==> flow/run.sh <==
#!/bin/bash
# the make line also repeats each setting of config.mk as NAME=value (left out here)
make -C /OpenROAD-flow-scripts/flow DESIGN_CONFIG=/design/flow/config.mk WORK_HOME=/design/flow/orfs CLKGATE_MAP_FILE= finish
==> flow/config.mk <==
export PLATFORM = sky130hd
export DESIGN_NAME = calc_didactic
export DESIGN_NICKNAME = calc_didactic
export VERILOG_FILES = /design/flow/design.v
export SDC_FILE = /design/flow/constraint.sdc
export NUM_CORES = 4
export LEC_CHECK = 0
export ABC_AREA = 1
export CAP_MARGIN = 20
export CORE_MARGIN = 2
export CORE_UTILIZATION = 72
export CTS_CLUSTER_DIAMETER = 57
export CTS_CLUSTER_SIZE = 72
export HOLD_SLACK_MARGIN = 0.29
export PLACE_DENSITY_LB_ADDON = 0.19
export SETUP_SLACK_MARGIN = 1.61
export SLEW_MARGIN = 20
export TNS_END_PERCENT = 5
==> flow/design.v <==
`timescale 1ns / 1ps
module alu(
        oe,
        opcode,
        in1,
        in2,
        carry,
        out,
        flags
    );
parameter width = 16;
parameter flags_width = 5;
input                       oe;
input [3:0]                 opcode;
input [width-1 : 0]         in1;
input [width-1 : 0]         in2;
input                       carry;
output[width-1 : 0]         out;
output[flags_width-1 : 0]   flags;   
reg [width-1 : 0]           result;
reg                         p, s, z, o, c;
always @(*) begin
    case(opcode)
        0: begin
            {c, result} = in1 + in2 + carry;
            o = (in1[width-1] == in2[width-1]) && (in1[width-1] != result[width-1]);
        end
        1: begin
            {c, result} = in1 - in2 - carry;
            o = (in1[width-1] != in2[width-1]) && (in1[width-1] != result[width-1]);
        end
        2: begin
            {c, result} = in2 - in1 - carry;
            o = (in2[width-1] != in1[width-1]) && (in2[width-1] != result[width-1]);
        end
        4: begin
            result = in1 & in2;
            c = 0;
            o = 0;
        end
        5: begin
            result = in1 | in2;
            c = 0;
            o = 0;
        end
        6: begin
            result = in1 ^ in2;
            c = 0;
            o = 0;
        end
        3: begin
            result = ~(in1 | in2);
            c = 0;
            o = 0;
        end
        7: begin
            result = (in1 << 1) | (in2 << 1);
            c = in1[width-1] | in2[width - 1];
            o = result[width-1] != c;
        end
        8: begin
            result = (in1 >> 1) | (in2 >> 1);
            c = in1[0] | in2[0];
            o = in1[width-1] | in2[width-1];
        end
        9: begin
            result = {in1[width-1], in1[width-1:1]} | {in2[width-1], in2[width-1:1]};
            c = in1[0] | in2[0];
            o = 0;
        end
        default: begin
            result = 0;
            c = 0;
            o = 0;
        end
    endcase
    z = result == 0;
    s = result[width-1];
    p = ~^result;
end
assign out = oe ? result : 0;
assign flags = {p, s, z, o, c};
endmodule
`timescale 1ns / 1ps
module bus(
        alu_in,
        ram_in,
        ram_out,
        io_in,
        io_out,
        regs_in,
        regs_out,
        cp_in,
        cp_out,
        ind_in,
        ind_out,
        am_out,
        aie_out,
        t1_out,
        t2_out,
        offset_in,
        ri_out,
        disp_out
    );
parameter width = 16;
input [width-1 : 0] alu_in;
input [width-1 : 0] ram_in;
input [width-1 : 0] io_in;
input [width-1 : 0] regs_in;
input [width-1 : 0] cp_in;
input [width-1 : 0] ind_in;
input [width-1 : 0] offset_in;
output[width-1 : 0] am_out;
output[width-1 : 0] aie_out;
output[width-1 : 0] t1_out;
output[width-1 : 0] t2_out;
output[width-1 : 0] ri_out;
output[width-1 : 0] ram_out;
output[width-1 : 0] io_out;
output[width-1 : 0] regs_out;
output[width-1 : 0] cp_out;
output[width-1 : 0] ind_out;
output[width-1 : 0] disp_out;
wire [width-1 : 0]  bus;
assign bus = alu_in | ram_in | io_in | regs_in | cp_in | ind_in | offset_in;
assign am_out = bus;
assign aie_out = bus;
assign ram_out = bus;
assign io_out = bus;
assign regs_out = bus;
assign cp_out = bus;
assign ind_out = bus;
assign t1_out = bus;
assign t2_out = bus;
assign ri_out = bus;
assign disp_out = bus;
endmodule
`timescale 1ns / 1ps
module register(
        clk,
        rst,
        oe,
        we,
        in,
        out,
        disp_out
    );
parameter width = 16;
input               clk;
input               rst;
input               oe;
input               we;
input [width-1 : 0] in;
output[width-1 : 0] out;
output[width-1 : 0] disp_out;
reg [width-1 : 0]   data;
always @(posedge clk) begin
    if(rst)
        data <= 0;
    else if(we)
        data <= in;
end
assign out = oe ? data : 0;
assign disp_out = data;
endmodule
`timescale 1ns / 1ps
module registers(
        clk,
        oe,
        we,
        addr,
        in,
        out,
        disp_addr,
        disp_out
    );
parameter width = 16;
parameter depth = 8;
parameter addr_width = 3;
input clk;
input oe;
input we;
input [addr_width-1 : 0]    addr;
input [width-1 : 0]         in;
output[width-1 : 0]         out;
input [addr_width-1 : 0]    disp_addr;
output[width-1 : 0]         disp_out;
reg [width-1 : 0]           regs[depth-1 : 0];
always @(posedge clk) begin
    if(we)
        regs[addr] <= in;
end
assign out = oe ? regs[addr] : 0;
assign disp_out = regs[disp_addr];
endmodule
`timescale 1ns / 1ps
module uc(
        clk,
        rst,
        ri,
        ind,
        regs_addr,
        regs_oe,
        regs_we,
        alu_oe,
        alu_carry,
        alu_opcode,
        ram_oe,
        ram_we,
        io_oe,
        io_we,
        cp_oe,
        cp_we,
        ind_sel,
        ind_oe,
        ind_we,
        am_oe,
        am_we,
        aie_oe,
        aie_we,
        t1_oe,
        t1_we,
        t2_oe,
        t2_we,
        ri_oe,
        ri_we,
        disp_state
    );
parameter word_width =          16;
parameter state_width =         16;
input                           clk;
input                           rst;
input [word_width-1 : 0]        ri;
input [word_width-1 : 0]        ind;
output reg                      alu_oe;
output reg                      alu_carry;
output reg[3 : 0]               alu_opcode;
output reg                      ram_oe;
output reg                      ram_we;
output reg                      io_oe;
output reg                      io_we;
output reg[2 : 0]               regs_addr;
output reg                      regs_oe;
output reg                      regs_we;
output reg                      cp_oe;
output reg                      cp_we;
output reg                      ind_sel;         
output reg                      ind_oe;
output reg                      ind_we;
output reg                      am_oe;
output reg                      am_we;
output reg                      aie_oe;
output reg                      aie_we;
output reg                      t1_oe;
output reg                      t1_we;
output reg                      t2_oe;
output reg                      t2_we;
output reg                      ri_oe;           
output reg                      ri_we;
output[state_width-1 : 0]       disp_state;
wire [0:6]                      cop;
wire                            d;
wire [0:1]                      mod;
wire [0:2]                      rg;
wire [0:2]                      rm;
wire [0:3]							  jump_val;
assign jump_val = {ri[4], ri[5], ri[6], ri[7]};
assign cop  = {ri[0], ri[1], ri[2], ri[3], ri[4], ri[5], ri[6]};
assign d    = {ri[7]};
assign mod  = {ri[8], ri[9]};
assign rg   = {ri[10], ri[11], ri[12]};
assign rm   = {ri[13], ri[14], ri[15]};
reg [state_width-1 : 0] state, state_next;
reg [state_width-1 : 0] decoded_src, decoded_src_next;       
reg [state_width-1 : 0] decoded_dst, decoded_dst_next;       
reg [state_width-1 : 0] decoded_exec, decoded_exec_next;     
reg [state_width-1 : 0] decoded_store, decoded_store_next;   
reg decoded_d, decoded_d_next;                               
always @(posedge clk) begin
    state <= 'h00;
    if(!rst) begin
        state <= state_next;
        if(state == 'h20) begin
            decoded_src <= decoded_src_next;
            decoded_dst <= decoded_dst_next;
            decoded_exec <= decoded_exec_next;
            decoded_store <= decoded_store_next;
            decoded_d <= decoded_d_next;
        end
    end
end
always @(*) begin
    state_next = 'h00;
    decoded_src_next = 'h00;
    decoded_dst_next = 'h00;
    decoded_exec_next = 'h00;
    decoded_store_next = 'h00;
    decoded_d_next = 0;
    alu_oe = 0;
    alu_carry = 0;
    alu_opcode = 0;
    ram_oe = 0;
    ram_we = 0;
    io_oe = 0;
    io_we = 0;
    regs_addr = 0;
    regs_oe = 0;
    regs_we = 0;
    cp_oe = 0;
    cp_we = 0;
    ind_sel = 0;
    ind_oe = 0;
    ind_we = 0;
    am_oe = 0;
    am_we = 0;
    aie_oe = 0;
    aie_we = 0;
    t1_oe = 0;
    t1_we = 0;
    t2_oe = 0;
    t2_we = 0;
    ri_oe = 0;
    ri_we = 0;
    case(state)
        'h00: begin
            state_next = 'h10;
        end
        'h10: begin
            cp_oe = 1;
            am_we = 1;
            state_next = 'h10 + 1;
        end
        'h10 + 'd1: begin
            am_oe = 1;
            state_next = 'h10 + 2;
        end
        'h10 + 'd2: begin
            ram_oe = 1;
            ri_we = 1;
            state_next = 'h20;
        end
        'h20: begin
				if(cop[1] == 0)begin		 
					if(cop[3] == 0) begin	 
						if(cop[0] == 0) begin	 
							if(cop[2] == 0) begin	 
								if(cop[5] == 1)begin				 
									decoded_d_next      = d;
									decoded_dst_next    = (mod == 2'b11) || (d == 1) ? 'h50 : 'h54;
									decoded_exec_next   = 'h60;
									decoded_src_next    = (cop[0:6] == 7'b0000011 && mod != 2'b11) ? 'h130 : ((mod == 2'b11) || (d == 1) ? 'h50 : 'h54);
									decoded_store_next  = (mod == 2'b11) || (d == 1) ? 'h70 : 'h74;
								end
								else begin							 
									decoded_d_next      = d;
									decoded_dst_next    = (mod == 2'b11) || (d == 1) ? 'h50 : 'h54;
									decoded_exec_next   = 'h60;
									decoded_src_next    = (cop[4:6]== 3'b101 && mod != 2'b11) ? 'h60 : ((mod == 2'b11) || (d == 0) ? 'h40 : 'h44);
									decoded_store_next  =  cop[4:6]== 3'b101 ? 'h10 : ((mod == 2'b11) || (d == 1) ? 'h70 : 'h74);
								end
							end
							if(cop[2] == 1) begin	 
								if(cop[5] == 1)begin				 
									decoded_d_next      = d;
									decoded_dst_next    = (mod == 2'b11) || (d == 1) ? 'h50 : 'h54;
									decoded_exec_next   = 'h60;
									decoded_src_next    = 'h110;
									decoded_store_next  = (mod == 2'b11) || (d == 1) ? 'h70 : 'h74;
								end
								else begin							 
									decoded_d_next      = d;
									decoded_dst_next    = (mod == 2'b11) || (d == 1) ? 'h50 : 'h54;
									decoded_exec_next   = 'h60;
									decoded_src_next    = 'h110;
									decoded_store_next  =  cop[4:6]== 3'b101 ? 'h10 : ((mod == 2'b11) || (d == 1) ? 'h70 : 'h74);
								end
							end
						end
						if(cop[0] == 1) begin	 
									decoded_d_next      = d;
									decoded_dst_next    = (mod == 2'b11) || (d == 1) ? 'h50 : 'h54;
									decoded_exec_next   = 'h60;
									decoded_src_next    = (cop[0:6] == 7'b1000011 && mod != 2'b11) ? 'h160 : ((mod == 2'b11) || (d == 1) ? 'h50 : 'h54);
									decoded_store_next  = 'h80;
						end
					end
					if(cop[3] == 1) begin	 
						if(cop[0] == 0) begin	 
							if(cop[2] == 0) begin	 
								 decoded_d_next      = 0;
								 decoded_dst_next    = mod == 2'b11 ? 'h50 : 'h54;
								 decoded_src_next    = mod == 2'b11 ? 'h40 : 'h44;
								 decoded_exec_next   = 'h60;
								 decoded_store_next  = mod == 2'b11 ? 'h70 : 'h74; 
							end
						end
						if(cop[0] == 1) begin	 
							if(cop[2] == 0) begin	 
								decoded_src_next	  = 'h60;
							end
						end
					end
				end
				if(cop[1] == 1)begin		 
					if(cop[3] == 0) begin	 
						if(cop[0] == 0) begin	 
							if(cop[2] == 0) begin	 
								decoded_d_next      = d;
								decoded_dst_next    = (mod == 2'b11) || (d == 1) ? 'h50 : 'h54;
								decoded_src_next    = (mod == 2'b11) || (d == 0) ? 'h40 : 'h44;
								decoded_exec_next   = 'h64;
								decoded_store_next  = 'h80 ; 
							end
							if(cop[2] == 1) begin	 
								decoded_d_next      = d;
								decoded_dst_next    = (mod == 2'b11) || (d == 1) ? 'h50 : 'h54; 
								decoded_src_next    = 'h110;
								decoded_exec_next   = 'h64;
								decoded_store_next  = 'h80 ;
							end
						end
					end
					if(cop[3] == 1) begin	 
						if(cop[0] == 0) begin	 
							if(cop[2] == 0) begin	 
								decoded_d_next      = d;
								decoded_dst_next    = (mod == 2'b11) || (d == 1) ? 'h50 : 'h54;	 
								decoded_src_next    = (mod == 2'b11) || (d == 0) ? 'h40 : 'h44;
								decoded_exec_next   = 'h64;
								decoded_store_next  = (mod == 2'b11) || (d == 1) ? 'h70 : 'h74;	 
							end
							if(cop[2] == 1) begin	 
								decoded_d_next      = d;
								decoded_dst_next    = (mod == 2'b11) || (d == 1) ? 'h50 : 'h54; 
								decoded_src_next    = 'h110;
								decoded_exec_next   = 'h64;
								decoded_store_next  = (mod == 2'b11) || (d == 1) ? 'h70 : 'h74;
							end
						end
					end
				end			
					case(mod)
						 2'b00: begin
							  state_next = rm[0] ? 'h34 : 'h30;
						 end
						 2'b11: begin
							  state_next = decoded_src_next;
						 end
						 2'b10: begin
							  state_next = 'h90;
						 end
					endcase
        end
		  'h150:begin
				regs_addr = 3;
				regs_oe = 1;
				t2_we = 1;
				state_next = 'h150 + 1;
		  end
		  'h150 + 'd1:begin
				t1_oe = 0;
				t2_oe = 1;
				alu_opcode = 2;
				alu_carry = 1;
				alu_oe = 1;
				regs_addr = 3;
				regs_we = 1;
				t2_we = 1;
				am_we = 1;
				state_next = 'h150 + 2;
		  end
		  'h150 +'d2:begin
				am_oe = 1;
				ind_oe = 1;
				ram_we = 1;
				state_next = 'h120 + 3;
		  end
		  'h120:begin
				regs_addr = 3;
				regs_oe = 1;
				t2_we = 1;
				state_next = 'h120 + 1;
		  end
		  'h120 + 'd1:begin
				t1_oe = 0;
				t2_oe = 1;
				alu_opcode = 2;
				alu_carry = 1;
				alu_oe = 1;
				regs_addr = 3;
				regs_we = 1;
				t2_we = 1;
				am_we = 1;
				state_next = 'h120 + 2;
		  end
		  'h120 +'d2:begin
				am_oe = 1;
				t1_oe = 1;
				t2_oe = 0;
				alu_opcode = 5;
				alu_oe = 1;
				ram_we = 1;
				state_next = 'h120 + 3;
		  end
		  'h120+'d3:begin
				state_next = 'h80;
		  end
		  'h160:begin
				regs_addr = 3;
				regs_oe = 1;
				am_we = 1;
				t2_we = 1;
				state_next = 'h160 +1;
			end	
		  'h160 + 'd1:begin
				t2_oe = 1;
				alu_opcode = 0;
				alu_carry = 1;
				alu_oe = 1;
				regs_addr = 3;
				regs_we = 1;
				am_oe = 1;
				state_next = 'h160+2;
			end
		  'h160+ 'd2:begin
				ram_oe = 1;
				ind_we = 1;
				state_next = decoded_store;
			end
		  'h130:begin
				regs_addr = 3;
				regs_oe = 1;
				am_we = 1;
				t2_we = 1;
				state_next = 'h130 +1;
			end
			'h130 + 'd1:begin
				t1_oe = 0;
				t2_oe = 1;
				alu_opcode = 0;
				alu_carry = 1;
				alu_oe = 1;
				regs_addr = 3;
				regs_we = 1;
				am_oe = 1;
				state_next = 'h130+2;
			end
			'h130+ 'd2:begin
				ram_oe = 1;
				t2_we = 1;
				if(mod == 2'b11)
					state_next = 'h130+4;
				else
					state_next = 'h130+3;
			end
			'h130+ 'd3:begin
				t1_oe = 1;
				t2_oe = 0;
				alu_opcode = 5;
				alu_oe = 1;
				am_we = 1;
				state_next = 'h130+4;
			end
			'h130+ 'd4:begin
				t1_oe = 0;
				t2_oe = 1;
				alu_opcode = 5;
				alu_oe = 1;
				t1_we = 1;
				state_next = decoded_store;
			end
		  'h90: begin
				cp_oe = 1;
				t1_we = 1;
				state_next = 'h90 + 1;
		  end
		  'h90 + 'd1: begin
				t1_oe = 1;
            t2_oe = 0;
            alu_carry = 1;
            alu_opcode = 0;
				alu_oe = 1;
				cp_we = 1;
				state_next = rm[0] ? 'h34 : 'h30;
		  end
		  'h34: begin
            regs_addr = rm;
            regs_oe = 1;
            if(decoded_d)
                t2_we = 1;
            else
                t1_we = 1;
            if(mod == 2'b10)
					state_next = 'h100;
				else
					if(cop[2] == 1)
						state_next = 'h110;
					else
						state_next = decoded_src;
        end
		  'h30: begin
            regs_addr = rm[1] ? 7 : 6;
            regs_oe = 1;
            t1_we = 1;
            state_next = 'h30 + 1;
        end
        'h30 + 'd1: begin
            regs_addr = rm[2] ? 5 : 4;
            regs_oe = 1;
            t2_we = 1;
            state_next = 'h30 + 2;
        end
        'h30 + 'd2: begin
            t1_oe = 1;
            t2_oe = 1;
            alu_carry = 0;
            alu_opcode = 0;
            alu_oe = 1;
            if(decoded_d)
                t2_we = 1;
            else
                t1_we = 1;
				if(mod == 2'b10)
					state_next = 'h100;
				else
					if(cop[2] == 1)
						state_next = 'h110;
					else
						state_next = decoded_src;
        end
		  'h100: begin
				cp_oe = 1;
            am_we = 1;
				state_next = 'h100 + 1;
		  end
		  'h100 + 'd1: begin
				am_oe = 1;
				state_next = 'h100 + 2;
		  end
		  'h100 + 'd2: begin
				ram_oe = 1;
				if(decoded_d)
                t1_we = 1;
            else
                t2_we = 1;
				state_next = 'h100 + 3;
		  end
		  'h100 + 'd3: begin
				t1_oe = 1;
            t2_oe = 1;
            alu_carry = 0;
            alu_opcode = 0;
            alu_oe = 1;
            if(decoded_d)
                t2_we = 1;
            else
                t1_we = 1;
				if(cop[2] == 1)
					state_next = 'h110;
				else	
					state_next = decoded_src;
		  end
		  'h110: begin
				cp_oe = 1;
				t2_we = 1;
				state_next = 'h110 + 1;
		  end
		  'h110 + 'd1: begin
				t1_oe = 0;
				t2_oe = 1;
				alu_carry = 1;
            alu_opcode = 0;
				alu_oe = 1;
				cp_we = 1;
				state_next = 'h110 + 2;
		  end
		  'h110 + 'd2: begin
				cp_oe = 1;
				am_we = 1;
				state_next = 'h110 + 3;
		  end
		  'h110 + 'd3: begin
				am_oe = 1;
				state_next = 'h110 + 4;
		  end
		  'h110 + 'd4: begin
				ram_oe = 1;
				if(decoded_d)
                t1_we = 1;
            else
                t2_we = 1;
				state_next = decoded_dst;
		  end
        'h40: begin
            regs_addr = decoded_d ? rm : rg;
            regs_oe = 1;
            t2_we = 1;
            state_next = decoded_dst;
        end
        'h44: begin
            t1_oe = 0;
            t2_oe = 1;
            alu_opcode = 5;
            alu_oe = 1;
            am_we = 1;
            state_next = 'h44 + 1;
        end
        'h44 + 'd1: begin
            am_oe = 1;
            state_next = 'h44 + 2;
        end
        'h44 + 'd2: begin
            ram_oe = 1;
            t2_we = 1;
            state_next = decoded_dst;
        end
        'h50: begin
            regs_addr = decoded_d ? rg : rm;
            regs_oe = 1;
            t1_we = 1;
				if(cop[0:6] == 2)
					state_next = 'h120;
				else	if(cop[0:6] == 3)
					state_next = 'h130;
				else	if(cop[0:6] == 7'b1000010)
					state_next = 'h150;
				else	if(cop[0:6] == 7'b1000011)
					state_next = 'h160;
				else
					state_next = decoded_exec;
        end
        'h54: begin
            t1_oe = 1;
            t2_oe = 0;
            alu_opcode = 5;
            alu_oe = 1;
            am_we = 1;
            state_next = 'h54 + 1;
        end
        'h54 + 'd1: begin
            am_oe = 1;
            state_next = 'h54 + 2;
        end
        'h54 + 'd2: begin
            ram_oe = 1;
            t1_we = 1;
				if(cop[0:6] == 2)
					state_next = 'h120;
				else	if(cop[0:6] == 3)
					state_next = 'h130;
				else	if(cop[0:6] == 7'b1000010)
					state_next = 'h150;
				else	if(cop[0:6] == 7'b1000011)
					state_next = 'h160;
				else
					state_next = decoded_exec;
        end
        'h60: begin
					if(cop[0] == 0) begin  
						if(cop[3] == 1) begin
							t1_oe = 1;
							case(cop[4:6])
								 3'b000: begin                                
									  alu_carry = 1;
									  alu_opcode = 0;
								 end
								 3'b001: begin                                
									  alu_carry = 1;
									  alu_opcode = 1;
								 end
								 3'b010: begin                                
									  alu_carry = 0;
									  alu_opcode = 2;
								 end
								 3'b011: begin                                
									  alu_opcode = 3;
								 end
								 3'b100: alu_opcode = 7;                   
								 3'b101: alu_opcode = 8;                   
								 3'b110: alu_opcode = 9;                   
							endcase
							ind_sel = 1;
							ind_we = 1;
						end
						else begin
							case(cop[4:6])
								3'b000: begin												 
									t2_oe = 1;
									alu_opcode = 5;
								end
								3'b101:begin												 
									t1_oe = 1;
									alu_opcode = 5;
									cp_we = 1;
								end
							endcase
						end
						alu_oe = 1;
						t1_we = 1;
						state_next = decoded_store;
					end
					else begin 
						case(jump_val)
							4'b0000: begin									 
								if( (ind[4] | ind[2]) == 1 )
									state_next = 'h140;
								else state_next = 'h80;
							end
							4'b0001: begin									 
								if( ind[3] == 1 )
									state_next = 'h140;
								else state_next = 'h80;
							end
							4'b0010: begin									 
								if( ((ind[1]^ind[3]) | ind[2]) == 1 )
									state_next = 'h140;
								else state_next = 'h80;
							end
							4'b0011: begin									 
								if( (ind[1]^ind[3]) == 1 )
									state_next = 'h140;
								else state_next = 'h80;
							end
							4'b0100: begin									 
								if( ind[2] == 1 )
									state_next = 'h140;
								else state_next = 'h80;
							end
							4'b0101: begin									 
								if( ind[1] == 1 )
									state_next = 'h140;
								else state_next = 'h80;
							end
							4'b0110: begin									 
								if( ind[3] == 1 )
									state_next = 'h140;
								else state_next = 'h80;
							end
							4'b0111: begin									 
								if( ind[4] == 1 )
									state_next = 'h140;
								else state_next = 'h80;
							end
							4'b1000: begin									 
								if( (ind[4] | ind[2] ) == 0 )
									state_next = 'h140;
								else state_next = 'h80;
							end
							4'b1001: begin									 
								if( ind[0] == 0 )
									state_next = 'h140;
								else state_next = 'h80;
							end
							4'b1010: begin									 
								if( ((ind[1]^ind[3]) | ind[2]) == 0 )
									state_next = 'h140;
								else state_next = 'h80;
							end
							4'b1011: begin									 
								if( (ind[1]^ind[3]) == 0 )
									state_next = 'h140;
								else state_next = 'h80;
							end
							4'b1100: begin									 
								if( ind[2] == 0 )
									state_next = 'h140;
								else state_next = 'h80;
							end
							4'b1101: begin									 
								if( ind[1] == 0 )
									state_next = 'h140;
								else state_next = 'h80;
							end
							4'b1110: begin									 
								if( ind[3] == 0 )
									state_next = 'h140;
								else state_next = 'h80;
							end
							4'b1111: begin									 
								if( ind[4] == 0 )
									state_next = 'h140;
								else state_next = 'h80;
							end
						endcase
					end
        end
        'h64: begin
            t1_oe = 1;
            t2_oe = 1;
            case(cop[4:6])
                3'b000: begin                                
                    alu_carry = 0;
                    alu_opcode = 0;
                end
                3'b001: begin                                
                    alu_carry = ind[0];
                    alu_opcode = 0;
                end
                3'b010: begin                                
                    alu_carry = 0;
                    alu_opcode = 1;
                end
                3'b011: begin                                
                    alu_carry = ind[0];
                    alu_opcode = 1;
                end
                3'b100: alu_opcode = 4;                   
                3'b101: alu_opcode = 5;                    
                3'b110: alu_opcode = 6;                   
            endcase
            alu_oe = 1;
            t1_we = 1;
            ind_sel = 1;
            ind_we = 1;
            state_next = decoded_store;
        end
		  'h140:begin
				cp_oe = 1;
				t1_we = 1;
				state_next = 'h140 + 1;
		  end
		  'h140 + 'd1:begin
				ri_oe = 1;
				t2_we = 1;
				state_next = 'h140 + 2;
		  end
		  'h140 + 'd2:begin
				t1_oe = 1;
				t2_oe = 1;
				alu_opcode = 0;
				alu_carry = 0;
				alu_oe = 1;
				cp_we = 1;
				state_next = 'h10;
		  end
        'h70: begin
            t1_oe = 1;
            t2_oe = 0;
            alu_opcode = 5;
            alu_oe = 1;
            regs_addr = decoded_d ? rg : rm;
            regs_we = 1;
            state_next = 'h80;
        end
        'h74: begin
            t1_oe = 1;
            t2_oe = 0;
            alu_opcode = 5;
            alu_oe = 1;
            am_oe = 1;
            ram_we = 1;
            state_next = 'h74 + 1;
        end
        'h74 + 'd1: begin
            state_next = 'h80;
        end
        'h80: begin
            cp_oe = 1;
            t1_we = 1;
            state_next = 'h80 + 1;
        end
        'h80 + 'd1: begin
            t1_oe = 1;
            cp_we = 1;
            alu_oe = 1;
            alu_carry = 1;
            alu_opcode = 0;
            state_next = 'h10;
        end
        default: ;
    endcase
end
assign disp_state = state;
endmodule
`timescale 1ns / 1ps
module calc_didactic(
        clk,
        rst,
        mem_addr,
        mem_we,
        mem_wdata,
        mem_rdata
    );
parameter addr_width = 10;
parameter word_width = 16;
input                       clk;
input                       rst;
output[addr_width-1 : 0]    mem_addr;
output                      mem_we;
output[word_width-1 : 0]    mem_wdata;
input [word_width-1 : 0]    mem_rdata;
wire[word_width-1 : 0]      disp_cp, disp_ind, disp_am, disp_aie, disp_t1, disp_t2, disp_ri, disp_mag;
wire[word_width-1 : 0]      disp_state, disp_reg_data;
wire[word_width-1 : 0]      io_in;
wire                        io_oe, io_we;
wire                        cp_oe;
wire                        cp_we;
wire[word_width-1 : 0]      cp_in;
wire[word_width-1 : 0]      cp_out;
register #(word_width) cp(clk, rst, cp_oe, cp_we, cp_in, cp_out, disp_cp);
wire                        ind_oe;
wire                        ind_we;
wire[word_width-1 : 0]      ind_in;
wire[word_width-1 : 0]      ind_out;
register #(word_width) ind(clk, rst, ind_oe, ind_we, ind_in, ind_out, disp_ind);
wire                        am_oe;
wire                        am_we;
wire[word_width-1 : 0]      am_in;
wire[word_width-1 : 0]      am_out;
register #(word_width) am(clk, rst, am_oe, am_we, am_in, am_out, disp_am);
wire                        aie_oe;
wire                        aie_we;
wire[word_width-1 : 0]      aie_in;
wire[word_width-1 : 0]      aie_out;
register #(word_width) aie(clk, rst, aie_oe, aie_we, aie_in, aie_out, disp_aie);
wire                        t1_oe;
wire                        t1_we;
wire[word_width-1 : 0]      t1_in;
wire[word_width-1 : 0]      t1_out;
register #(word_width) t1(clk, rst, t1_oe, t1_we, t1_in, t1_out, disp_t1);
wire                        t2_oe;
wire                        t2_we;
wire[word_width-1 : 0]      t2_in;
wire[word_width-1 : 0]      t2_out;
register #(word_width) t2(clk, rst, t2_oe, t2_we, t2_in, t2_out, disp_t2);
wire                        ri_oe;
wire                        ri_we;
wire[word_width-1 : 0]      ri_in;
wire[word_width-1 : 0]      ri_out;
register #(word_width) ri(clk, rst, ri_oe, ri_we, ri_in, ri_out, disp_ri);
wire                        alu_oe;
wire[3 : 0]                 alu_opcode;
wire                        alu_carry;
wire[word_width-1 : 0]      alu_out;
wire[4 : 0]                 alu_flags;
alu #(word_width, 5) alu(alu_oe, alu_opcode, t1_out, t2_out, alu_carry, alu_out, alu_flags);
wire                        ram_oe;
wire                        ram_we;
wire[word_width-1 : 0]      ram_in;
wire[word_width-1 : 0]      ram_out;
assign mem_addr = am_out[addr_width-1 : 0];
assign mem_we = ram_we;
assign mem_wdata = ram_in;
assign ram_out = ram_oe ? mem_rdata : 0;
wire                        regs_oe;
wire                        regs_we;
wire[2 : 0]                 regs_addr;
wire[word_width-1 : 0]      regs_in;
wire[word_width-1 : 0]      regs_out;
registers #(word_width) regs(clk, regs_oe, regs_we, regs_addr, regs_in, regs_out, 3'b000, disp_reg_data);
wire                        ind_sel;
wire[word_width-1 : 0]      ind_mag;
assign ind_in = ind_sel ? alu_flags : ind_mag;
wire[word_width-1 : 0]      offset_out;
assign offset_out = {{8{ri_out[8]}}, ri_out[8], ri_out[9], ri_out[10], ri_out[11], ri_out[12], ri_out[13], ri_out[14], ri_out[15]};
bus #(word_width) mag(alu_out, ram_out, ram_in, {word_width{1'b0}}, io_in, regs_out, regs_in, cp_out, cp_in, ind_out, ind_mag, am_in, aie_in, t1_in, t2_in, offset_out, ri_in, disp_mag);
uc #(word_width) uc(clk, rst, disp_ri, disp_ind, regs_addr, regs_oe, regs_we, alu_oe, alu_carry, alu_opcode, ram_oe, ram_we, io_oe, io_we, cp_oe, cp_we, ind_sel, ind_oe, ind_we, am_oe, am_we, aie_oe, aie_we, t1_oe, t1_we, t2_oe, t2_we, ri_oe, ri_we, disp_state);
endmodule
==> flow/constraint.sdc <==
create_clock -name core_clock -period 5.55 [get_ports {clk}]
set_input_delay 1.1100 -clock core_clock [delete_from_list [all_inputs] [get_ports {clk}]]
set_output_delay 1.1100 -clock core_clock [all_outputs]
set_load 0.01 [all_outputs]
==> qor.csv, run 1 <==
metric,value,unit
Mux area share,0,
die area,24300,um2
Synth top cells by count,"497 x nand2_1, 332 x inv_1, 216 x nor2_1",
Die Ht,156,um
"Cell Area, Synth",16600,um2
distinct lib cells,68,
adder-cell share of the synthesized area,0.0795,
share of synthesized registers carrying an async set or reset,0,
gr usage total,0.879,
Post-synth seq share,0.373,
TritonCTS Buffers,20,
yosys warning tally,4,
FP Rows,55,
most numerous cell in the Yosys netlist,nand2_1,
fp_density,0.734,
Yosys Chip Area,16600,um2
syn avg cell area,7.41,um2
ao+oa area frac,0.160,
Routability Congestion,1.14,
status,aborted with a tool error,
Root Driver,clkbuf_16,
grt total ovfl,345,
main logic family after synthesis,simple AND/OR/NAND/NOR gates,
Halt Stage,global routing (5_1_grt),
predominant post-synthesis flop cell,edfxtp_1,
post-synthesis cell count,2243,
Die Span X,156,um
CORE AREA,22600,um2
"EDFF count, synth",141,
Synth Net Count,2363,
Synth Area in Simple Gates,0.276,
clock sink count,239,
Placed Cells,2621,
Synth area leader,edfxtp_1,
Synth flops,239,
Post-Synth XOR/XNOR Area,0.00948,
Port Buffers,44,
DP HPWL,42900,um
Top cell area share,0.255,
Synth area leaders,"edfxtp_1 25%, dfxtp_1 12%, nand2_1 11%",
# IOs,45,
error msg,[ERROR GRT-0232] Routing congestion too high. Check the congestion heatmap in the GUI.,
clock tree buffer depth,3,
H-Tree Depth,1,
Yosys Instances,2243,
[per-layer routing]
metal  GRT usage  GRT overflow
met5       0.536             4
met4       0.921           126
met3       0.768            14
met2       0.999           184
met1       0.861            17
[timing repair]
| item | CTS |
|---|---|
| pin swaps | 60 |
| setup endpoints to repair | 205 |
| buffers inserted | 61 |
| cloned | 2 |
| hold buffers | 0 |
| resized | 241 |
[stage by stage]
stage	total power [uW]	instance area (um2)	setup WS (ns)
after floorplan	2060	16900	1.17
after detailed placement	2150	18200	0.0262
after global placement	2140	18200	0.131
after CTS	3630	20200	0.157
==> inputs of run 2 (changes only) <==
- ABC_AREA: 1 -> not set
- CELL_PAD_IN_SITES_DETAIL_PLACEMENT: not set -> 0
- CELL_PAD_IN_SITES_GLOBAL_PLACEMENT: not set -> 0
- CORE_MARGIN: 2 -> 10
- CORE_UTILIZATION: 72 -> 35
- CTS_CLUSTER_DIAMETER: 57 -> 246
- CTS_CLUSTER_SIZE: 72 -> 15
- GPL_ROUTABILITY_DRIVEN: not set -> 1
- HOLD_SLACK_MARGIN: 0.29 -> 0.17
- MAX_ROUTING_LAYER: not set -> met5
- MIN_ROUTING_LAYER: not set -> met1
- PLACE_DENSITY_LB_ADDON: 0.19 -> not set
- SETUP_SLACK_MARGIN: 1.61 -> not set
- TNS_END_PERCENT: 5 -> 70
- clock period: 5.55 -> 13.5 ns (I/O delays scaled with it)
==> qor.csv, run 2 <==
metric,value,unit,change
status,no timing/DRC/antenna violations,,
Fin Setup TNS,0,ns,
CORE AREA,46600,um2,+110%
uppermost layer routed,met4,,
period utilization,0.793,,
ao+oa area frac,0.225,,+0.0649
adder-cell share of the synthesized area,0.0802,,+0.000700
post-cts gate resize count,0,,-100%
Die Ht,237,um,+52%
Worst Setup Path Type,reg2out,,
crit path DAT,8.01,ns,
Clk pwr share,0.342,,
via count,14600,,
Yosys Instances,1833,,-18%
Final nets,1944,,
fp_density,0.354,,-0.380
Worst-Margin Slew,1.15,ns,
reg2reg start,uc.state[1],,
tool warnings,72,,
DP HPWL,42700,um,-0.61%
"Reg clk slew, reported paths",0.07,ns,
max_slew headroom,0.229,,
Max Freq,93.4,MHz,
Latency at later pin,0.52,ns,
Routed Antenna Nets,0,,
clk pwr,523,uW,
DR vias/cell,5.95,,
CP most frequent cell,inv_1,,
hold_ws,0.457,ns,
top power group,registers,,
grt total ovfl,0,,
hold path cells,2,,
Mux area share,0.0331,,+0.0331
Critical Path Start,uc.state[1],,
H-Tree Depth,1,,unchanged
Die Span X,237,um,+52%
Routability Congestion,0.972,,-15%
worst vdd ir,0.000122,V,
first-pass GRT wire length,86500,um,
crit path time final,10.71,ns,
Top cell area share,0.257,,+0.00224
number of detailed-route iterations in the first pass,6,,
metal2 WL,26900,um,
"delay-heaviest family, CP",AND-OR/OR-AND gates,,
TritonCTS Buffers,19,,-5.0%
CP endpoint kind,output port,,
sequential share of power,0.517,,
r2r worst-path depth,25,,
gr usage total,0.195,,
predominant post-synthesis flop cell,edfxtp_1,,
initial antenna violation count,1,,
Synth area leaders,"edfxtp_1 26%, dfxtp_1 12%, ha_1 7.3%",,
Fill cells,4654,,
reg-to-reg setup timing slack,5.80,ns,
Synth top cells by count,"221 x nand2_1, 164 x nor2_1, 141 x edfxtp_1",,
# DRC,0,,
vias in the first global route,13800,,
"EDFF count, synth",141,,unchanged
total power divided by cell area,84.6,nW/um2,
CP peak stage delay,0.80,ns,
NetSw,423,uW,
internal power,1110,uW,
Required @ worst endpoint,10.80,ns,
Critical Path Stages,21,,
Final setup violation count,0,,
worst r2r dst,ind.data[4],,
Post-synth seq share,0.376,,+0.00328
Setup Skew,0.0231,ns,
crit path buf inv count,5,,
hold_buf cts,0,,unchanged
RSZ-0062 raised after global routing,no,,
crit-path max FO,25,,
initial DRC count,1695,,
Port Buffers,44,,unchanged
die area,56200,um2,+130%
Hold EP,ind.data[7],,
Hold Path Class,reg2reg,,
"Slowest-stage cell, CP",nor4bb_1,,
Slew Limit Fails,0,,
most numerous cell in the Yosys netlist,nand2_1,,
post-synthesis cell count,1833,,-18%
Post-Synth XOR/XNOR Area,0.0238,,+0.0144
max-cap violations,0,,
clock sink count,239,,unchanged
hold_sp,ind.data[7],,
syn avg cell area,8.99,um2,+21%
CTS tree,done,,
Seq power,791,uW,
Post-Route WL,57500,um,
distinct lib cells,115,,+69%
Comb power frac,0.141,,
Routed WL per cell,23.5,um,
M1 wire length,24400,um,
CP endpoint,mem_wdata[14],,
Synth area leader,edfxtp_1,,
metal3 WL,4090,um,
Synth Area in Simple Gates,0.205,,-0.0711
Startpoint Class,flop,,
Fin. Hold Viols,0,,
"Area growth, synth to finish",9.83,%,
# IOs,45,,unchanged
Yosys Chip Area,16500,um2,-0.87%
Switching Share,0.277,,
Synth Net Count,1953,,-17%
Root Driver,clkbuf_16,,
main logic family after synthesis,AND-OR/OR-AND gates,,
"Cell Area, Synth",16500,um2,-0.87%
LEAKAGE,0.00651,uW,
share of synthesized registers carrying an async set or reset,0,,unchanged
Synth flops,239,,unchanged
pin count of the biggest net entering global routing,81,,
yosys warning tally,4,,unchanged
FP Rows,79,,+44%
CP Cell Sequence,"buf_4, nor4bb_1, a32oi_1, o311a_1, nand3_1, nand2_1, inv_1, fa_1, inv_1, fa_1, nand2_1, a21o_1, a21oi_1, o21ai_0, a31oi_1, xor2_1, o221ai_1, a221oi_1, o221a_2, inv_1, clkdlybuf4s50_1",,
Post-CTS Setup Bufs,0,,-100%
combinational power,217,uW,
clock tree buffer depth,3,,unchanged
-- run 2: cell type report --
type	instances	area [um2]	area share
clock buffer	31	520	0.0288
multi-input combinational	1368	9420	0.521
tap	607	759	0.0420
timing repair buffer	91	788	0.0436
inverter	105	395	0.0218
antenna	2	5.00	0.000277
clock inverter	2	12.5	0.000691
sequential	239	6200	0.342
-- run 2: routing by layer --
| metal | vias up | GRT usage |
|---|---|---|
| met5 | - | 0 |
| met1 | 7001 | 0.251 |
| li1 | 6794 | - |
| met4 | 0 | 0.0693 |
| met2 | 626 | 0.320 |
| met3 | 129 | 0.0333 |
-- run 2: stage by stage --
stage / worst slack (ns) / instances / util / total power [uW] / area, um2
finish: 2.79 / 2445 / 0.389 / 1530 / 18100
floorplan: 5.81 / 1833 / - / 945 / 16500
CTS: 3.01 / 2443 / 0.389 / 1540 / 18100
global route: 2.51 / 2443 / 0.389 / 1590 / 18100
detailed placement: 3.60 / 2410 / 0.377 / 1020 / 17600
global placement: 3.85 / 2410 / 0.377 / 1020 / 17600
==> inputs of run 3 (changes only) <==
- CELL_PAD_IN_SITES_DETAIL_PLACEMENT: 0 -> not set
- CELL_PAD_IN_SITES_GLOBAL_PLACEMENT: 0 -> not set
- CORE_MARGIN: 10 -> 2
- CORE_UTILIZATION: 35 -> 40
- CTS_CLUSTER_DIAMETER: 246 -> not set
- CTS_CLUSTER_SIZE: 15 -> not set
- GPL_ROUTABILITY_DRIVEN: 1 -> not set
- HOLD_SLACK_MARGIN: 0.17 -> not set
- MAX_ROUTING_LAYER: met5 -> not set
- MIN_ROUTING_LAYER: met1 -> not set
- TNS_END_PERCENT: 70 -> not set
- clock period: 13.5 -> 9.41 ns (I/O delays scaled with it)
==> qor.csv, run 3 <==
metric,value,unit,change
status,no timing/DRC/antenna violations,,
Switching Share,0.274,,-0.00204
CORE AREA,40700,um2,-12%
gr usage total,0.269,,+0.0748
r2r worst-path depth,24,,-4.0%
top power group,registers,,
number of detailed-route iterations in the first pass,6,,unchanged
hold_sp,ind.data[13],,
Hold EP,ind.data[13],,
NetSw,662,uW,+56%
Final setup violation count,0,,unchanged
"Reg clk slew, reported paths",0.06,ns,about the same
reg2reg start,uc.state[5],,
Critical Path Stages,22,,+4.8%
ao+oa area frac,0.225,,unchanged
Post-CTS Setup Bufs,0,,unchanged
"Cell Area, Synth",16500,um2,unchanged
metal2 WL,27100,um,+0.83%
Routability Congestion,0.988,,+1.6%
clk pwr,962,uW,+84%
die area,42800,um2,-24%
Top cell area share,0.257,,unchanged
Worst-Margin Slew,1.26,ns,+0.104 ns
M1 wire length,24000,um,-1.7%
fp_density,0.404,,+0.0505
syn avg cell area,8.99,um2,unchanged
Setup Skew,0.0373,ns,+0.0142 ns
clock sink count,239,,unchanged
hold_buf cts,0,,unchanged
sequential share of power,0.473,,-0.044
Max Freq,110,MHz,
Root Driver,clkbuf_16,,
combinational power,308,uW,+42%
hold_ws,0.455,ns,-0.00150 ns
reg-to-reg setup timing slack,2.71,ns,-3.09 ns
DP HPWL,42600,um,-0.16%
Seq power,1140,uW,+44%
CP peak stage delay,0.80,ns,about the same
Yosys Instances,1833,,unchanged
CP most frequent cell,inv_1,,
share of synthesized registers carrying an async set or reset,0,,unchanged
clock tree buffer depth,3,,unchanged
crit-path max FO,22,,-12%
internal power,1750,uW,+58%
adder-cell share of the synthesized area,0.0802,,unchanged
Fin. Hold Viols,0,,unchanged
crit path DAT,7.22,ns,-0.79 ns
Startpoint Class,flop,,
metal3 WL,4610,um,+13%
"Slowest-stage cell, CP",a2111oi_1,,
main logic family after synthesis,AND-OR/OR-AND gates,,
TritonCTS Buffers,26,,+7
max_slew headroom,0.155,,-0.0738
# IOs,45,,unchanged
initial DRC count,1931,,+14%
post-synthesis cell count,1833,,unchanged
Port Buffers,44,,unchanged
DR vias/cell,6.27,,+5.3%
"delay-heaviest family, CP",AND-OR/OR-AND gates,,
Yosys Chip Area,16500,um2,unchanged
total power divided by cell area,131,nW/um2,+55%
post-cts gate resize count,0,,unchanged
Latency at later pin,0.56,ns,+0.04 ns
Comb power frac,0.128,,-0.013
"EDFF count, synth",141,,unchanged
uppermost layer routed,met4,,
"Area growth, synth to finish",11.4,%,
Routed Antenna Nets,0,,unchanged
Synth area leader,edfxtp_1,,
FP Rows,74,,-6.3%
max-cap violations,0,,unchanged
Required @ worst endpoint,7.53,ns,-3.27 ns
predominant post-synthesis flop cell,edfxtp_1,,
CTS tree,done,,
Post-Route WL,57600,um,about the same
# DRC,0,,unchanged
initial antenna violation count,0,,-1
crit path buf inv count,6,,+1
pin count of the biggest net entering global routing,64,,-21%
Synth area leaders,"edfxtp_1 26%, dfxtp_1 12%, ha_1 7.3%",,
Synth top cells by count,"221 x nand2_1, 164 x nor2_1, 141 x edfxtp_1",,
worst r2r dst,ind.data[4],,
CP endpoint,mem_wdata[6],,
Critical Path Start,uc.state[5],,
tool warnings,72,,unchanged
grt total ovfl,0,,unchanged
vias in the first global route,14100,,+2.2%
Post-synth seq share,0.376,,unchanged
Worst Setup Path Type,reg2out,,
RSZ-0062 raised after global routing,no,,
distinct lib cells,115,,unchanged
Post-Synth XOR/XNOR Area,0.0238,,unchanged
Die Span X,207,um,-13%
CP endpoint kind,output port,,
first-pass GRT wire length,88000,um,+1.7%
most numerous cell in the Yosys netlist,nand2_1,,
Slew Limit Fails,0,,unchanged
Final nets,1962,,+0.93%
antenna fix cells,0,,-2
Mux area share,0.0331,,unchanged
Synth Net Count,1953,,unchanged
Clk pwr share,0.399,,+0.057
Fin Setup TNS,0,ns,unchanged
Hold Path Class,reg2reg,,
Synth flops,239,,unchanged
via count,15000,,+3.1%
Routed WL per cell,24.1,um,+2.3%
yosys warning tally,4,,unchanged
Die Ht,207,um,-13%
Synth Area in Simple Gates,0.205,,unchanged
worst vdd ir,0.000132,V,+8.0%
LEAKAGE,0.00667,uW,+2.4%
period utilization,0.967,,+0.173
crit path time final,9.10,ns,
H-Tree Depth,1,,unchanged
CP Cell Sequence,"nor4b_2, buf_4, a32oi_1, o21ai_0, or2_2, nand2_1, inv_1, fa_1, inv_1, fa_1, a21boi_0, o21a_1, nor2_1, o21bai_1, xor2_1, a22oi_1, o311ai_1, a2111oi_1, buf_4, o21a_2, inv_1, clkdlybuf4s50_1",,
hold path cells,2,,unchanged
## run 3: cell type report
type,instances,area (um2)
clock buffer,29,662
clock inverter,18,130
fill,3958,22400
inverter,105,395
multi-input combinational,1368,9440
sequential,239,6200
tap,532,666
timing repair buffer,102,871
## run 3: routing by layer
layer,global-route usage,up-vias
met4,0.0914,0
li1,-,6830
met1,0.361,7304
met2,0.446,742
met5,0,-
met3,0.0381,125
## run 3: per-stage QoR
stage / utilization / total power, uW / setup WS (ns) / instance area [um2] / std cells
detailed placement: 0.431 / 1460 / 0.827 / 17600 / 2346
CTS: 0.450 / 2420 / 0.211 / 18300 / 2393
global route: 0.451 / 2490 / 0.00297 / 18400 / 2393
floorplan: - / 1360 / 2.53 / 16500 / 1833
global placement: 0.430 / 1460 / 0.286 / 17500 / 2346
finish: 0.451 / 2410 / 0.312 / 18400 / 2393
==> inputs of run 4 (changes only) <==
- SETUP_SLACK_MARGIN: not set -> 2.69
- clock period: 9.41 -> 9.71 ns (I/O delays scaled with it)
==> qor.csv, run 4 <==
metric,value,unit,change
CP Cell Sequence,"buf_6, buf_4, nor4bb_4, a32oi_4, buf_6, o21ai_4, or2_4, buf_6, nand2_4, inv_4, fa_2, inv_1, fa_2, o21ba_2, o21ai_4, a2111oi_4, o21ai_2, a221oi_2, xnor2_1, a211oi_2, o2111a_2, inv_2, clkdlybuf4s15_2",,
Mux area share,0.0331,,unchanged
Startpoint Class,flop,,
period utilization,0.733,,-0.233
CP most frequent cell,buf_6,,
max_slew headroom,0.265,,+0.109
Latency at later pin,0.55,ns,about the same
"Slowest-stage cell, CP",a2111oi_4,,
"delay-heaviest family, CP",AND-OR/OR-AND gates,,
Routability Congestion,0.996,,+0.87%
CP peak stage delay,0.40,ns,-0.40 ns
CTS tree,done,,
fin worst setup slack,2.59,ns,+2.28 ns
main logic family after synthesis,AND-OR/OR-AND gates,,
Post-Route WL,62100,um,+7.9%
DP HPWL,43000,um,+0.99%
gr usage total,0.287,,+0.0180
clock sink count,239,,unchanged
top power group,registers,,
reg-to-reg setup timing slack,4.16,ns,+1.45 ns
Synth Net Count,1953,,unchanged
first-pass GRT wire length,93300,um,+5.9%
Synth flops,239,,unchanged
FF/Latch Area,6240,um2,+0.63%
Synth area leaders,"edfxtp_1 26%, dfxtp_1 12%, ha_1 7.3%",,
Comb power frac,0.150,,+0.022
worst r2r dst,ind.data[4],,
Fill cells,3717,,-6.1%
crit path buf inv count,8,,+2
Synth top cells by count,"221 x nand2_1, 164 x nor2_1, 141 x edfxtp_1",,
reg2reg start,uc.state[4],,
sequential share of power,0.442,,-0.031
"EDFF count, synth",141,,unchanged
vias in the first global route,15000,,+6.4%
Max Freq,140,MHz,
"Cell Area, Synth",16500,um2,unchanged
Root Driver,clkbuf_16,,
Yosys Chip Area,16500,um2,unchanged
crit path DAT,5.18,ns,-2.04 ns
combinational power,375,uW,+22%
crit-path max FO,9,,-59%
CORE AREA,40700,um2,unchanged
"Reg clk slew, reported paths",0.07,ns,about the same
Worst-Margin Slew,1.09,ns,-0.163 ns
Hold Path Class,reg2reg,,
max-cap violations,0,,unchanged
Util after Layout,0.517,,+0.0665
initial DRC count,1846,,-4.4%
hold_ws,0.452,ns,-0.00341 ns
Critical Path Stages,23,,+4.5%
Final Non-Filler Cells,2530,,+5.7%
Routed WL per cell,24.6,um,+2.1%
Placed Cells,2341,,-0.21%
die area,42800,um2,unchanged
NetSw,667,uW,+0.74%
ao+oa area frac,0.225,,unchanged
r2r worst-path depth,27,,+13%
Fin. Hold Viols,0,,unchanged
Seq power,1110,uW,about the same
post-synthesis cell count,1833,,unchanged
Routed Antenna Nets,0,,unchanged
Comb area,10800,um2,+15%
FP Rows,74,,unchanged
crit path time final,7.12,ns,
Synth area leader,edfxtp_1,,
number of detailed-route iterations in the first pass,6,,unchanged
clock tree buffer depth,3,,unchanged
RSZ-0062 raised after global routing,yes,,
internal power,1840,uW,+5.1%
Port Buffers,44,,unchanged
CP endpoint kind,output port,,
"Area growth, synth to finish",27.9,%,
total power divided by cell area,119,nW/um2,-9.4%
via count,15800,,+5.7%
Final nets,2099,,+7.0%
pin count of the biggest net entering global routing,81,,+27%
Top cell area share,0.257,,unchanged
Yosys Instances,1833,,unchanged
Critical Path Start,uc.state[1],,
Post-Synth XOR/XNOR Area,0.0238,,unchanged
Worst Setup Path Type,reg2out,,
Fin Setup TNS,0,ns,unchanged
hold_sp,ind.data[7],,
TritonCTS Buffers,26,,unchanged
DR vias/cell,6.26,,about the same
yosys warning tally,4,,unchanged
# IOs,45,,unchanged
Hold EP,ind.data[7],,
Required @ worst endpoint,7.77,ns,+0.24 ns
status,no timing/DRC/antenna violations,,
Die Ht,207,um,unchanged
hold_buf cts,0,,unchanged
Post-synth seq share,0.376,,unchanged
# DRC,0,,unchanged
Clk pwr share,0.409,,+0.010
H-Tree Depth,1,,unchanged
predominant post-synthesis flop cell,edfxtp_1,,
distinct lib cells,115,,unchanged
share of synthesized registers carrying an async set or reset,0,,unchanged
Slew Limit Fails,0,,unchanged
most numerous cell in the Yosys netlist,nand2_1,,
Die Span X,207,um,unchanged
hold path cells,2,,unchanged
syn avg cell area,8.99,um2,unchanged
LEAKAGE,0.00772,uW,+16%
Final setup violation count,0,,unchanged
adder-cell share of the synthesized area,0.0802,,unchanged
Synth Area in Simple Gates,0.205,,unchanged
Switching Share,0.266,,-0.00844
fp_density,0.404,,unchanged
clk pwr,1020,uW,+6%
initial antenna violation count,1,,+1
pre-CTS setup slack,0.946,ns,+0.118 ns
grt total ovfl,0,,unchanged
tool warnings,74,,+2.8%
worst vdd ir,0.000163,V,+24%
CP endpoint,mem_wdata[10],,
antenna fix cells,0,,unchanged
Setup Skew,0.0242,ns,-0.0131 ns
[run 4: metrics by stage]
stage | instance area [um2] | power, uW
CTS | 20300 | 2500
detailed placement | 17500 | 1410
global route | 21100 | 2580
finish | 21100 | 2510
floorplan | 16500 | 1310
global placement | 17500 | 1420
[run 4: layout make-up]
class,instances,area share
multi-input cells,1369,0.513
inverters,105,0.0207
clock inverters,14,0.00861
flip-flops and latches,239,0.296
clock buffers,33,0.0331
repair buffers,238,0.0965
well taps,532,0.0316
[run 4: per-layer routing]
layer / routed length (um) / vias to the layer above / part of all wire / track usage
met4: 3010 / 2 / 0.048 / 0.129
met2: 28700 / 818 / 0.46 / 0.466
met1: 25600 / 7699 / 0.41 / 0.380
met5: 12 / - / 0.00019 / 0
met3: 4800 / 197 / 0.077 / 0.0419
li1: - / 7133 / - / -
[run 4: what timing repair did]
action | in CTS | in global routing
gates resized | 275 | 115
endpoints found under the setup margin | 17 | 15
gates cloned | 2 | 0
pin swaps | 78 | 83
buffers inserted | 95 | 45
==> inputs of run 5 (changes only) <==
- ABC_AREA: not set -> 1
- CORE_UTILIZATION: 40 -> 72
- CTS_CLUSTER_DIAMETER: not set -> 49
- CTS_CLUSTER_SIZE: not set -> 36
- PLACE_DENSITY: not set -> 0.84
- SETUP_SLACK_MARGIN: 2.69 -> 0.82
- TNS_END_PERCENT: not set -> 5
- clock period: 9.71 -> 5.5 ns (I/O delays scaled with it)
==> qor.csv, run 5 <==
metric,value,unit,change
Port Buffers,44,,unchanged
predominant post-synthesis flop cell,edfxtp_1,,
Halt Stage,global routing (5_1_grt),,
gr usage total,0.814,,
yosys warning tally,4,,unchanged
"Cell Area, Synth",16600,um2,+0.88%
"EDFF count, synth",141,,unchanged
Synth area leaders,"edfxtp_1 25%, dfxtp_1 12%, nand2_1 11%",,
Post-Synth XOR/XNOR Area,0.00948,,-0.0144
hold_buf cts,0,,unchanged
Post-DP Area,18300,um2,+4.8%
Synth flops,239,,unchanged
status,aborted with a tool error,,
distinct lib cells,68,,-41%
FP Rows,55,,-26%
Post-synth seq share,0.373,,-0.00328
Yosys Instances,2243,,+22%
Root Driver,clkbuf_16,,
# IOs,45,,unchanged
Mux area share,0,,-0.0331
adder-cell share of the synthesized area,0.0795,,-0.000700
Synth Net Count,2363,,+21%
CORE AREA,22600,um2,-44%
share of synthesized registers carrying an async set or reset,0,,unchanged
post-synthesis cell count,2243,,+22%
die area,24300,um2,-43%
clock sink count,239,,unchanged
Routability Congestion,1.15,,+15%
Die Span X,156,um,-25%
Synth top cells by count,"497 x nand2_1, 332 x inv_1, 216 x nor2_1",,
Yosys Chip Area,16600,um2,+0.88%
DP HPWL,42800,um,-0.47%
main logic family after synthesis,simple AND/OR/NAND/NOR gates,,
Synth area leader,edfxtp_1,,
TritonCTS Buffers,23,,-12%
Synth Area in Simple Gates,0.276,,+0.0711
H-Tree Depth,1,,unchanged
grt total ovfl,158,,
Top cell area share,0.255,,-0.00224
fp_density,0.734,,+0.330
most numerous cell in the Yosys netlist,nand2_1,,
Die Ht,156,um,-25%
syn avg cell area,7.41,um2,-18%
clock tree buffer depth,3,,unchanged
ao+oa area frac,0.160,,-0.0649
error msg,[ERROR GRT-0232] Routing congestion too high. Check the congestion heatmap in the GUI.,,
-- run 5: through the flow --
stage | worst slack [ns] | instances | util
floorplan | 0.822 | 2243 | -
global placement | 0.0252 | 2679 | 0.810
detailed placement | -0.142 | 2679 | 0.810
CTS | 0.163 | 2766 | 0.905
-- run 5: what timing repair did --
item,in CTS
endpoints found under the setup margin,18
resized,286
buffers inserted,45
pin swaps,72
-- run 5: layer usage --
metal / global-route usage / overflow
met2: 0.950 / 66
met1: 0.807 / 1
met3: 0.688 / 11
met4: 0.834 / 80
met5: 0.429 / 0
==> inputs of run 6 (changes only) <==
- CAP_MARGIN: 20 -> 30
- CELL_PAD_IN_SITES_DETAIL_PLACEMENT: not set -> 2
- CORE_ASPECT_RATIO: not set -> 1.57
- CORE_MARGIN: 2 -> 5
- CORE_UTILIZATION: 72 -> 43
- CTS_CLUSTER_DIAMETER: 49 -> 395
- CTS_CLUSTER_SIZE: 36 -> not set
- GPL_TIMING_DRIVEN: not set -> 0
- MAX_ROUTING_LAYER: not set -> met5
- MIN_ROUTING_LAYER: not set -> met1
- PLACE_DENSITY: 0.84 -> 0.65
- SETUP_SLACK_MARGIN: 0.82 -> -0.22
- SLEW_MARGIN: 20 -> 10
- TNS_END_PERCENT: 5 -> 90
- clock period: 5.5 -> 8.06 ns (I/O delays scaled with it)
==> qor.csv, run 6 <==
metric,value,unit,change
Post-synth seq share,0.373,,unchanged
Yosys Chip Area,16600,um2,unchanged
Top cell area share,0.255,,unchanged
distinct lib cells,68,,unchanged
Port Buffers,44,,unchanged
pre-CTS setup slack,-0.335,ns,-0.192 ns
die area,42800,um2,+76%
Synth Area in Simple Gates,0.276,,unchanged
Synth area leaders,"edfxtp_1 25%, dfxtp_1 12%, nand2_1 11%",,
most numerous cell in the Yosys netlist,nand2_1,,
predominant post-synthesis flop cell,edfxtp_1,,
share of synthesized registers carrying an async set or reset,0,,unchanged
post-synthesis cell count,2243,,unchanged
Synth flops,239,,unchanged
"Cell Area, Synth",16600,um2,unchanged
clock tree buffer depth,3,,unchanged
H-Tree Depth,1,,unchanged
grt total ovfl,29,,
Root Driver,clkbuf_16,,
FP Rows,90,,+64%
TritonCTS Buffers,25,,+8.7%
CORE AREA,38400,um2,+70%
Placed Cells,2800,,+4.5%
gr usage total,0.579,,
Die Ht,256,um,+64%
syn avg cell area,7.41,um2,unchanged
Synth top cells by count,"497 x nand2_1, 332 x inv_1, 216 x nor2_1",,
fp_density,0.433,,-0.301
yosys warning tally,4,,unchanged
hold_buf cts,0,,unchanged
Halt Stage,global routing (5_1_grt),,
Routability Congestion,1.02,,-11%
# IOs,45,,unchanged
Mux area share,0,,unchanged
ao+oa area frac,0.160,,unchanged
Synth area leader,edfxtp_1,,
Synth Net Count,2363,,unchanged
main logic family after synthesis,simple AND/OR/NAND/NOR gates,,
clock sink count,239,,unchanged
adder-cell share of the synthesized area,0.0795,,unchanged
DP HPWL,73300,um,+71%
Yosys Instances,2243,,unchanged
Post-Synth XOR/XNOR Area,0.00948,,unchanged
error msg,[ERROR GRT-0116] Global routing finished with congestion. Check the congestion regions in the DRC Viewer.,,
"EDFF count, synth",141,,unchanged
Die Span X,167,um,+7.0%
status,aborted with a tool error,,
==> run 6: timing repair <==
item,CTS
gates resized,36
endpoints found under the hold margin,0
endpoints found under the setup margin,14
setup buffers,1
==> run 6: per-layer routing <==
layer,GRT overflow,global-route usage
met3,2,0.294
met1,0,0.531
met5,0,0.00801
met4,19,0.648
met2,8,0.866
==> run 6: through the flow <==
step           cell area [um2]  utilization  power [uW]  TNS (ns)
2_1_floorplan            16600            -        1410         0
3_3_place_gp             17700        0.461        1470         0
3_5_place_dp             17800        0.464        1490    -0.790
4_1_cts                  18900        0.491        2890     -1.17
==> inputs of run 7 (changes only) <==
- CAP_MARGIN: 30 -> 20
- CELL_PAD_IN_SITES_DETAIL_PLACEMENT: 2 -> not set
- CORE_ASPECT_RATIO: 1.57 -> not set
- CORE_MARGIN: 5 -> 2
- CORE_UTILIZATION: 43 -> 72
- CTS_CLUSTER_DIAMETER: 395 -> 378
- CTS_CLUSTER_SIZE: not set -> 11
- GPL_TIMING_DRIVEN: 0 -> not set
- MAX_ROUTING_LAYER: met5 -> not set
- MIN_ROUTING_LAYER: met1 -> not set
- PLACE_DENSITY: 0.65 -> not set
- SETUP_SLACK_MARGIN: -0.22 -> 2.15
- SLEW_MARGIN: 10 -> 20
- TNS_END_PERCENT: 90 -> 10
- clock period: 8.06 -> 7.31 ns (I/O delays scaled with it)
==> qor.csv, run 7 <==
metric,value,unit,change
status,aborted with a tool error,,
Halt Stage,global routing (5_1_grt),,
error msg,[ERROR GRT-0232] Routing congestion too high. Check the congestion heatmap in the GUI.,,
Synth flops,239,,unchanged
Routability Congestion,1.12,,+10%
share of synthesized registers carrying an async set or reset,0,,unchanged
Synth area leader,edfxtp_1,,
ao+oa area frac,0.160,,unchanged
TritonCTS Buffers,25,,unchanged
Post-Synth XOR/XNOR Area,0.00948,,unchanged
Synth top cells by count,"497 x nand2_1, 332 x inv_1, 216 x nor2_1",,
fp_density,0.734,,+0.301
clock sink count,239,,unchanged
Post-synth seq share,0.373,,unchanged
Synth Net Count,2363,,unchanged
Die Ht,156,um,-39%
pre-CTS setup slack,0.679,ns,+1.01 ns
clock tree buffer depth,3,,unchanged
Die Span X,156,um,-6.6%
Post-DP Area,17200,um2,-3.6%
DP HPWL,41300,um,-44%
most numerous cell in the Yosys netlist,nand2_1,,
Synth Area in Simple Gates,0.276,,unchanged
CORE AREA,22600,um2,-41%
predominant post-synthesis flop cell,edfxtp_1,,
"Cell Area, Synth",16600,um2,unchanged
die area,24300,um2,-43%
Port Buffers,44,,unchanged
Yosys Instances,2243,,unchanged
FP Rows,55,,-39%
main logic family after synthesis,simple AND/OR/NAND/NOR gates,,
Mux area share,0,,unchanged
Root Driver,clkbuf_16,,
yosys warning tally,4,,unchanged
# IOs,45,,unchanged
Yosys Chip Area,16600,um2,unchanged
syn avg cell area,7.41,um2,unchanged
post-synthesis cell count,2243,,unchanged
adder-cell share of the synthesized area,0.0795,,unchanged
Synth area leaders,"edfxtp_1 25%, dfxtp_1 12%, nand2_1 11%",,
"EDFF count, synth",141,,unchanged
Top cell area share,0.255,,unchanged
gr usage total,0.843,,
hold_buf cts,0,,unchanged
H-Tree Depth,1,,unchanged
grt total ovfl,256,,
distinct lib cells,68,,unchanged
-- run 7: what timing repair did --
item                                    4_1_cts
gates resized                               221
buffers inserted                             69
pin swaps                                    48
gates cloned                                  2
endpoints found under the setup margin       19
-- run 7: per-stage QoR --
step	util	std cells	hold slack (ns)
2_1_floorplan	-	2243	0.444
3_3_place_gp	0.759	2525	0.452
3_5_place_dp	0.759	2525	0.463
4_1_cts	0.853	2640	0.475
-- run 7: routing by layer --
layer | track usage | overflow
met1 | 0.829 | 9
met2 | 0.965 | 123
met3 | 0.746 | 21
met4 | 0.852 | 103
met5 | 0.472 | 0
==> inputs of run 8 (changes only) <==
- ABC_AREA: 1 -> not set
- CORE_UTILIZATION: 72 -> 66
- CTS_CLUSTER_DIAMETER: 378 -> not set
- CTS_CLUSTER_SIZE: 11 -> not set
- SETUP_SLACK_MARGIN: 2.15 -> not set
- TNS_END_PERCENT: 10 -> not set
- clock period: 7.31 -> 5.39 ns (I/O delays scaled with it)
==> qor.csv, run 8 <==
metric,value,unit,change
H-Tree Depth,1,,unchanged
Yosys Instances,1833,,-18%
TritonCTS Buffers,24,,-4.0%
yosys warning tally,4,,unchanged
FP Rows,57,,+3.6%
Port Buffers,44,,unchanged
syn avg cell area,8.99,um2,+21%
status,aborted with a tool error,,
Synth Area in Simple Gates,0.205,,-0.0711
post-synthesis cell count,1833,,-18%
Halt Stage,global routing (5_1_grt),,
Synth area leaders,"edfxtp_1 26%, dfxtp_1 12%, ha_1 7.3%",,
Root Driver,clkbuf_16,,
clock tree buffer depth,3,,unchanged
ao+oa area frac,0.225,,+0.0649
error msg,[ERROR GRT-0232] Routing congestion too high. Check the congestion heatmap in the GUI.,,
most numerous cell in the Yosys netlist,nand2_1,,
Synth flops,239,,unchanged
gr usage total,0.833,,
Die Span X,162,um,+3.9%
Die Ht,162,um,+3.9%
Synth Net Count,1953,,-17%
Synth area leader,edfxtp_1,,
die area,26200,um2,+7.9%
Synth top cells by count,"221 x nand2_1, 164 x nor2_1, 141 x edfxtp_1",,
DP HPWL,45800,um,+11%
clock sink count,239,,unchanged
# IOs,45,,unchanged
"EDFF count, synth",141,,unchanged
Mux area share,0.0331,,+0.0331
"Cell Area, Synth",16500,um2,-0.87%
distinct lib cells,115,,+69%
predominant post-synthesis flop cell,edfxtp_1,,
Yosys Chip Area,16500,um2,-0.87%
CORE AREA,24400,um2,+7.7%
Top cell area share,0.257,,+0.00224
pre-CTS setup slack,-1.10,ns,-1.78 ns
share of synthesized registers carrying an async set or reset,0,,unchanged
Routability Congestion,1.05,,-6.5%
Post-synth seq share,0.376,,+0.00328
fp_density,0.676,,-0.0586
adder-cell share of the synthesized area,0.0802,,+0.000700
grt total ovfl,267,,
main logic family after synthesis,AND-OR/OR-AND gates,,
Post-DP Area,19800,um2,+15%
Post-Synth XOR/XNOR Area,0.0238,,+0.0144
## run 8: per-layer routing
layer,overflow,global-route usage
met1,7,0.833
met5,2,0.307
met4,96,0.838
met2,147,0.969
met3,15,0.719
## run 8: repair_timing
item | in CTS
endpoints found under the hold margin | 0
pin swaps | 96
cloned | 2
buffers inserted | 44
resized | 243
endpoints found under the setup margin | 29
hold buffers | 0
## run 8: metrics by stage
step | std cells | util
3_3_place_gp | 2446 | 0.811
4_1_cts | 2535 | 0.890
2_1_floorplan | 1833 | -
3_5_place_dp | 2446 | 0.811
Power figures rest on the tool's default switching activity, not on a simulated workload.
